Design processing_fsm, start of the top module:
module processing_fsm(clock, reset, start_signal, size, done, 
                            buf_0_write_en, buf_1_write_en, error_buf_write_en,
                            buf_0_w_data, buf_1_w_data, error_mem_w_data,
                            buf_0_r_data, buf_1_r_data, error_mem_r_data,
                            buf_0_addr, buf_1_addr, error_mem_addr, buf_sel);
    input clock;
    input reset;
    input start_signal;
    input size;
    output reg done;
    output reg buf_0_write_en;
    output reg buf_1_write_en;
    output error_buf_write_en; 
    output reg [7:0] buf_0_w_data;
    output reg [7:0] buf_1_w_data;
    output [15:0] error_mem_w_data; 
    input  [7:0] buf_0_r_data;
    input  [7:0] buf_1_r_data;
    input  [15:0] error_mem_r_data; 
    output reg [15:0] buf_0_addr;
    output reg [15:0] buf_1_addr;
    output reg [15:0] error_mem_addr; 
    output reg buf_sel;
    assign error_buf_write_en = 1'b0;
    assign error_mem_w_data = 16'b0;
    parameter PIXEL_OFFSET = 1'b1, LINE_OFFSET = 9'd256, LINE_MAX = 8'd239, PIXELS_PER_LINE = 9'd256;
    parameter MAX_ADDRESS = 18'd61439;
    parameter
        WAIT              = 5'b00000,
        LOAD_MID_ERR      = 5'b00001,
        LOAD_BTM_ERR      = 5'b00010,
        CHECK_PACKET_ERR  = 5'b00011,
        NW_PIXEL          = 5'b00100,
        NORTH_PIXEL       = 5'b00101,
        NE_PIXEL          = 5'b00110,
        WEST_PIXEL        = 5'b00111,
        EAST_PIXEL        = 5'b01000,
        SW_PIXEL          = 5'b01001,
        SOUTH_PIXEL       = 5'b01010,
        SE_PIXEL          = 5'b01011,
        MEM_WAIT_1        = 5'b01100,
        MEM_WAIT_2        = 5'b01101,
  ...
clock: 3.96 ns
lec_check: 0
cap_margin: 20
cell_pad_in_sites_detail_placement: 0
cell_pad_in_sites_global_placement: 1
core_margin: 8
core_utilization: 62
cts_cluster_diameter: 61
gpl_routability_driven: 1
gpl_timing_driven: 0
max_routing_layer: met4
min_routing_layer: met1
place_density_lb_addon: 0.17
setup_slack_margin: 0.09
slew_margin: 20
tns_end_percent: 10
run.sh (not shown) runs the stock make flow with config.mk's settings and CLKGATE_MAP_FILE=.
The first run reached the layout checks and failed them: setup timing.
Next try:
- CELL_PAD_IN_SITES_DETAIL_PLACEMENT: 0 -> unset
- CELL_PAD_IN_SITES_GLOBAL_PLACEMENT: 1 -> unset
- CORE_MARGIN: 8 -> 2
- CORE_UTILIZATION: 62 -> 33
- CTS_CLUSTER_DIAMETER: 61 -> unset
- GPL_ROUTABILITY_DRIVEN: 1 -> unset
- GPL_TIMING_DRIVEN: 0 -> unset
- MAX_ROUTING_LAYER: met4 -> unset
- MIN_ROUTING_LAYER: met1 -> unset
- PLACE_DENSITY_LB_ADDON: 0.17 -> unset
- SETUP_SLACK_MARGIN: 0.09 -> unset
- TNS_END_PERCENT: 10 -> unset
- clock period: 3.96 -> 5.51 ns (I/O delays scaled with it)
=>
- The new run passed the timing, design-rule and antenna checks
- final area is lower by 0.92%
- final cell count is higher by 11%
- clock-buffer cell count is higher by 4
Next try:
- CORE_UTILIZATION: 33 -> 40
Effect:
- register-to-register slack got worse by 0.04 ns
- maximum frequency came out lower slightly
- critical path depth does not change
- sequential share of layout area rises by 0.19 points
- via count is about the same
Next try:
- CORE_UTILIZATION: 40 -> 19
- CTS_CLUSTER_SIZE: unset -> 55
- clock period: 5.51 -> 7.0 ns (I/O delays scaled with it)
Critical path depth does not change.
Routed wire length climbs by about 4%.
Next try:
- ABC_AREA: unset -> 0
- CAP_MARGIN: 20 -> 40
- CELL_PAD_IN_SITES_DETAIL_PLACEMENT: unset -> 1
- CORE_ASPECT_RATIO: unset -> 0.54
- CORE_UTILIZATION: 19 -> 47
- CTS_CLUSTER_SIZE: 55 -> 68
- GPL_ROUTABILITY_DRIVEN: unset -> 0
- HOLD_SLACK_MARGIN: unset -> 0.04
- MAX_ROUTING_LAYER: unset -> met4
- MIN_ROUTING_LAYER: unset -> met2
- TNS_END_PERCENT: unset -> 80
Outcome: The new run failed in global routing (5_1_grt) (GRT-0116); synthesized cell count does not change; synthesized area is unchanged; die size fell by 59%.
Next try:
- CTS_CLUSTER_SIZE: 68 -> 89
- GPL_ROUTABILITY_DRIVEN: 0 -> unset
- HOLD_SLACK_MARGIN: 0.04 -> unset
- MIN_ROUTING_LAYER: met2 -> unset
- TNS_END_PERCENT: 80 -> unset
=> With this change the flow completed with no timing, DRC or antenna violations. Die area is unchanged. Synthesized area does not change. Synthesized cell count stays the same.

* * *

Setup of north:
processing_fsm again, from the RTL that the note above started with.
clock: 4.34 ns
lec_check: 0
abc_area: 1
cap_margin: 0
core_aspect_ratio: 0.92
core_margin: 2
core_utilization: 72
cts_cluster_diameter: 42
gpl_timing_driven: 1
max_routing_layer: met5
min_routing_layer: met1
place_density_lb_addon: 0.27
setup_slack_margin: 0.09
slew_margin: 20
tns_end_percent: 70
[flow] north | stages: complete | final checks: fail | reason: negative setup slack
Input-level comparison between south and north:
- MIN_ROUTING_LAYER no longer set, was met1
- TNS_END_PERCENT now 20, was 70
- SETUP_SLACK_MARGIN now 0.37, was 0.09
- MAX_ROUTING_LAYER no longer set, was met5
- CTS_CLUSTER_SIZE now 10, previously not set
- CORE_ASPECT_RATIO no longer set, was 0.92
- GPL_TIMING_DRIVEN no longer set, was 1
- PLACE_DENSITY now 0.42, previously not set
- CTS_CLUSTER_DIAMETER no longer set, was 42
- PLACE_DENSITY_LB_ADDON no longer set, was 0.27
- the clock period (ns, I/O delays scaled along) now 4.59, was 4.34
--- outcome ---
- The layout from north, despite a flow that completed every stage, fails the layout checks, with the failing checks listed as negative setup slack.
- south finished every stage and its layout cleared the timing, design-rule and antenna checks.
- Logic share of the area: south vs north up 0.97 points
- Area: south vs north -> south smaller
- [south] core utilization fell 2.0 points relative to north
- Of north and south, the run reporting the lower total routed wirelength was south.
- Re sequential share of cell area: north and south aren't equal, and the higher value belongs to south.
- For the total of fill cells in the finished design, south came in 196 higher than north did.
- north → south: global-route usage went down, first-pass GRT wire length went down.
> inputs changed (south -> east)
- CAP_MARGIN changed from 0 to 20
- TNS_END_PERCENT removed (was 20)
- PLACE_DENSITY removed (was 0.42)
- ABC_AREA removed (was 1)
- CORE_UTILIZATION changed from 72 to 68
- CTS_CLUSTER_SIZE removed (was 10)
- SETUP_SLACK_MARGIN removed (was 0.37)
- the clock period (ns, I/O delays scaled along) changed from 4.59 to 5.52
Results
Across south and east, none had a timing, DRC or antenna violation. In the metrics for south and east, the one carrying the lower layout buffer count excluding clock buffers is east. Row area overhead of the layout relative to synthesis: east lower / south higher. Relative to south, the final area measured on east has decreased by a few percent. east vs south — placeable core region climbed by a few percent. Compared with south, east shows a higher setup slack after layout. Looking at synthesized-area fraction occupied by and/or/nand/nor cells, east sits 7.3 points below south.

* * *

Setup of build 75:
Starting RTL as in the previous note.
==> flow/config.mk <==
export PLATFORM = sky130hd
export DESIGN_NAME = processing_fsm
export DESIGN_NICKNAME = processing_fsm
export VERILOG_FILES = /design/flow/design.v
export SDC_FILE = /design/flow/constraint.sdc
export NUM_CORES = 4
export LEC_CHECK = 0
export CAP_MARGIN = 20
export CORE_MARGIN = 2
export CORE_UTILIZATION = 72
export CTS_CLUSTER_SIZE = 73
export PLACE_DENSITY_LB_ADDON = 0.12
export SETUP_SLACK_MARGIN = 1.21
export SLEW_MARGIN = 20
==> flow/constraint.sdc <==
create_clock -name core_clock -period 4.24 [get_ports {clock}]
set_input_delay 0.8480 -clock core_clock [delete_from_list [all_inputs] [get_ports {clock}]]
set_output_delay 0.8480 -clock core_clock [all_outputs]
set_load 0.01 [all_outputs]
Completing all stages was not enough for build 75: its layout failed the final checks because of setup timing.
Edits applied to the flow inputs when going from build 75 to build 48:
Settings: a deleted CTS_CLUSTER_SIZE that had been 73; a deleted SETUP_SLACK_MARGIN that had been 1.21; a change of CORE_UTILIZATION from 72 to 40; a deleted PLACE_DENSITY_LB_ADDON that had been 0.12; a change of the clock period (ns, I/O delays scaled along) from 4.24 to 7.0.
Notes after the runs:
When build 48 is set beside build 75, its final hold slack turns out to be 0.25 ns larger. Build 48 vs build 75 on utilization after layout: build 48 is the lower one. Launch point of the critical path = n_pixel[3]$_DFFE_PN0P_: build 75; launch point of the critical path = w_pixel[3]$_DFFE_PN0P_: build 48. Changes observed in build 48 relative to build 75: met3 track demand over resource in global routing now smaller; post-route setup TNS now larger; number of placed instances with taps included now larger. Build 48 went all the way through synthesis, placement and routing and the layout is clean on timing, DRC and antenna. Last element of the critical path = sum[3]$_DFFE_PN0P_: build 48; last element of the critical path = sum[5]$_DFFE_PN0P_: build 75. Across both runs, data required time of the critical path was higher for build 48 than for build 75. What build 75 reported for final-layout clock buffer total has to be multiplied by 1.5 to get the figure for build 48. Relative to build 75, the post-layout minimum cycle time of build 48 is higher by 0.61 ns.
What build 77 does differently from build 48 at the input level:
Settings: putting CELL_PAD_IN_SITES_DETAIL_PLACEMENT at 1 where nothing was set; putting CTS_CLUSTER_SIZE at 89 where nothing was set; swapping 20 for 40 in CAP_MARGIN; putting ABC_AREA at 1 where nothing was set; putting MAX_ROUTING_LAYER at met4 where nothing was set; swapping 40 for 23 in CORE_UTILIZATION.
## What came out
- Build 77: full flow OK, the timing, design-rule and antenna checks passed
- As far as number of instances resized during post-cts repair goes, build 48 and build 77 are indistinguishable; the numbers are identical.
- Compared with build 48, build 77 shows a depth of the worst register-to-register path that is 11 higher.
- Looking at clock distribution area overhead in the final layout, build 77 sits 0.56 points lower than build 48 does.
- Termination of the worst setup path = sum[6]$_DFFE_PN0P_: build 77; termination of the worst setup path = sum[3]$_DFFE_PN0P_: build 48
- Between build 48 and build 77, the flow reports multi-input gate area in the final layout decreasing by a few percent.
- The clock-buffer cell count in build 77 was lower than what build 48 gave.
Modified inputs, build 46 compared to build 77
Settings: CTS_CLUSTER_SIZE no longer set, was 89; CELL_PAD_IN_SITES_DETAIL_PLACEMENT no longer set, was 1; CAP_MARGIN now 20, was 40; CORE_UTILIZATION now 65, was 23; ABC_AREA no longer set, was 1; MAX_ROUTING_LAYER no longer set, was met4; the clock period (ns, I/O delays scaled along) now 4.4, was 7.0.
Notes after the runs:
sky130_fd_sc_hd__dfrtp_1 as the cell with the largest stage delay on the worst path was reported by build 77, and sky130_fd_sc_hd__fa_1 by build 46. Ran to the end and failed final checks on setup timing: build 46. Setup slack: build 46 less than build 77. Compared with build 77, in build 46 die size now smaller, shortest period the worst path allows now smaller, clock buffer instance count of the final layout higher, layout overhead on the synthesized area about even. Build 46 vs build 77, number of different library cells in the post-synthesis netlist went up by 15.
